==> inputs of wip/yarrow <==
==> flow/design.v <==
module OQ1_Stopwatch(AN, Seg, Dot, CLK, Start, RESET);  
	output [3:0] AN;
	output [6:0] Seg;
	output Dot;
	input CLK, Start, RESET;
	parameter R = 2'b00;
    parameter W = 2'b01;
    parameter C = 2'b10;	
	reg  [11:0] divider_ds;
	reg  [5:0]  divider_ms;
	reg  [6:0]  Seg_Temp;
	reg  [3:0]  D3,D2,D1,D0,D_Temp,AN_Temp;
	reg  [1:0]  state,n_state;
	reg         dp;
	wire        RTC_ds,RTC_ms;
	always @(posedge CLK or posedge RESET) begin
	  if(RESET) divider_ms <= 0;
	  else if(divider_ms==32) divider_ms <= 0;
      else divider_ms <= divider_ms + 1;
    end
    assign RTC_ms = ((divider_ms == 32)?1'b1:1'b0);
	always @(posedge CLK or posedge RESET) begin
      if(RESET) divider_ds <= 0;
      else if(divider_ds==3276) divider_ds <= 0;
      else if(state==C) divider_ds <= divider_ds + 1;
    end
    assign RTC_ds = ((divider_ds == 3276)?1'b1:1'b0);
	always@(posedge CLK or posedge RESET) begin
      if(RESET) begin
        state <= R;
        D3 <= 0;
        D2 <= 0;
        D1 <= 0;
        D0 <= 0;
      end else begin
        state <= n_state;
        if(RTC_ds) begin
          if(D0 == 9) begin
            D0 <= 0;
            if(D1 == 9) begin
              D1 <= 0;
              if(D2 == 9) begin
                D2 <= 0;
                if(D3 == 9) begin
                  D3 <= 0;                  
                end else begin
                  D3 <= D3 + 1;
                end                    
              end else begin
                D2 <= D2 + 1;
              end      
            end else begin
              D1 <= D1 + 1;
            end
          end else begin
            D0 <= D0 + 1;
          end
        end      
      end
    end
    always@(*) begin
      case (state)
        R : if(RESET) n_state = R;
            else if(Start && !RESET) n_state = C;
            else n_state = W;
        W : if(RESET) n_state = R;
            else if(Start && !RESET) n_state = C;
            else n_state = W;
        C : if(RESET) n_state = R;
            else n_state = C;        
        default : n_state = R;
      endcase
    end
    always@(posedge CLK or posedge RESET) begin
      if(RESET) begin
        D_Temp  <= 4'b0000;
        AN_Temp <= 4'b1110;
        dp      <= 1'b0;
      end else if(RTC_ms) begin
      case(AN_Temp)
        4'b0111 : begin
                    D_Temp <= D0;
                    AN_Temp <= 4'b1110;
                    dp <= 1;
                  end
        4'b1110 : begin
                    D_Temp <= D1;
                    AN_Temp <= 4'b1101;
                    dp <= 0;
                  end
        4'b1101 : begin
                    D_Temp <= D2;
                    AN_Temp <= 4'b1011;
                    dp <= 1;
                  end
        4'b1011 : begin
                    D_Temp <= D3;
                    AN_Temp <= 4'b0111;
                    dp <= 1;
                  end
      endcase
      end
    end    
    always @(*) begin
        case(D_Temp)
          0 : Seg_Temp=7'b1000000; 
          1 : Seg_Temp=7'b1111001; 
          2 : Seg_Temp=7'b0100100; 
          3 : Seg_Temp=7'b0110000; 
          4 : Seg_Temp=7'b0011001; 
          5 : Seg_Temp=7'b0010010; 
          6 : Seg_Temp=7'b0000010; 
          7 : Seg_Temp=7'b1111000; 
          8 : Seg_Temp=7'b0000000; 
          9 : Seg_Temp=7'b0011000; 
          default : Seg_Temp=7'b0111111; 
      endcase
    end
    assign Seg = Seg_Temp;
    assign AN = AN_Temp;
    assign Dot = dp;
endmodule
==> flow/run.sh <==
#!/bin/bash
# the make line also repeats each setting of config.mk as NAME=value (left out here)
make -C /OpenROAD-flow-scripts/flow DESIGN_CONFIG=/design/flow/config.mk WORK_HOME=/design/flow/orfs CLKGATE_MAP_FILE= finish
==> flow/config.mk <==
export PLATFORM = sky130hd
export DESIGN_NAME = OQ1_Stopwatch
export DESIGN_NICKNAME = OQ1_Stopwatch
export VERILOG_FILES = /design/flow/design.v
export SDC_FILE = /design/flow/constraint.sdc
export NUM_CORES = 4
export LEC_CHECK = 0
export ABC_AREA = 1
export CAP_MARGIN = 20
export CORE_MARGIN = 2
export CORE_UTILIZATION = 72
export CTS_CLUSTER_DIAMETER = 109
export PLACE_DENSITY_LB_ADDON = 0.0
export SETUP_SLACK_MARGIN = 0.51
export SLEW_MARGIN = 20
export TNS_END_PERCENT = 5
==> flow/constraint.sdc <==
create_clock -name core_clock -period 2.21 [get_ports {CLK}]
set_input_delay 0.4420 -clock core_clock [delete_from_list [all_inputs] [get_ports {CLK}]]
set_output_delay 0.4420 -clock core_clock [all_outputs]
set_load 0.01 [all_outputs]
==> wip/sierra: changes against wip/yarrow <==
ABC_AREA = not set   (was 1)
CORE_UTILIZATION = 62   (was 72)
CTS_CLUSTER_DIAMETER = not set   (was 109)
CTS_CLUSTER_SIZE = 57   (was not set)
SETUP_SLACK_MARGIN = 1.54   (was 0.51)
==> flow/constraint.sdc (replaced) <==
create_clock -name core_clock -period 5.49 [get_ports {CLK}]
set_input_delay 1.0980 -clock core_clock [delete_from_list [all_inputs] [get_ports {CLK}]]
set_output_delay 1.0980 -clock core_clock [all_outputs]
set_load 0.01 [all_outputs]
==> wip/onyx: changes against wip/yarrow <==
ABC_AREA = not set   (was 1)
CORE_UTILIZATION = 40   (was 72)
CTS_CLUSTER_DIAMETER = not set   (was 109)
PLACE_DENSITY_LB_ADDON = not set   (was 0.0)
SETUP_SLACK_MARGIN = -0.35   (was 0.51)
TNS_END_PERCENT = not set   (was 5)
==> flow/constraint.sdc (replaced) <==
create_clock -name core_clock -period 3.94 [get_ports {CLK}]
set_input_delay 0.7880 -clock core_clock [delete_from_list [all_inputs] [get_ports {CLK}]]
set_output_delay 0.7880 -clock core_clock [all_outputs]
set_load 0.01 [all_outputs]
==> qor summary <==
Run status: wip/yarrow complete, no violations; wip/sierra complete, no violations; wip/onyx complete, no violations
Worst hold path startpoint: wip/yarrow dp; wip/sierra divider_ds[8]; wip/onyx divider_ds[8]
Sequential cell power: wip/yarrow 916 uW; wip/sierra 376 uW; wip/onyx 521 uW
Placed Area: wip/yarrow 2929 um2; wip/sierra 2734 um2; wip/onyx 2775 um2
Clock group power: wip/yarrow 521 uW; wip/sierra 240 uW; wip/onyx 294 uW
P_comb: wip/yarrow 193 uW; wip/sierra 56.7 uW; wip/onyx 79.4 uW
Placeable core region: wip/yarrow 3661 um2; wip/sierra 4000 um2; wip/onyx 6314 um2
Flop pwr share: wip/yarrow 56.2%; wip/sierra 55.9%; wip/onyx 58.2%
Growth of design area from synthesis to finish: wip/yarrow 13.11%; wip/sierra 9.499%; wip/onyx 10.56%
Setup clock skew after layout: wip/yarrow 0.008341 ns; wip/sierra 0.009083 ns; wip/onyx 0.005468 ns
Max rail drop VDD: wip/yarrow 0.5987 mV; wip/sierra 0.1636 mV; wip/onyx 0.2307 mV
Via count of the first global-routing pass: wip/yarrow 2,362; wip/sierra 1,855; wip/onyx 1,820
Last weighted congestion value of the routability-driven placer: wip/yarrow 0.8785; wip/sierra 0.8185; wip/onyx 0.8331
Comb/total area: wip/yarrow 48.37%; wip/sierra 47.95%; wip/onyx 47.49%
Via count of the routed design: wip/yarrow 2,579; wip/sierra 1,940; wip/onyx 1,888
Power is estimated from default activity; no workload was simulated.
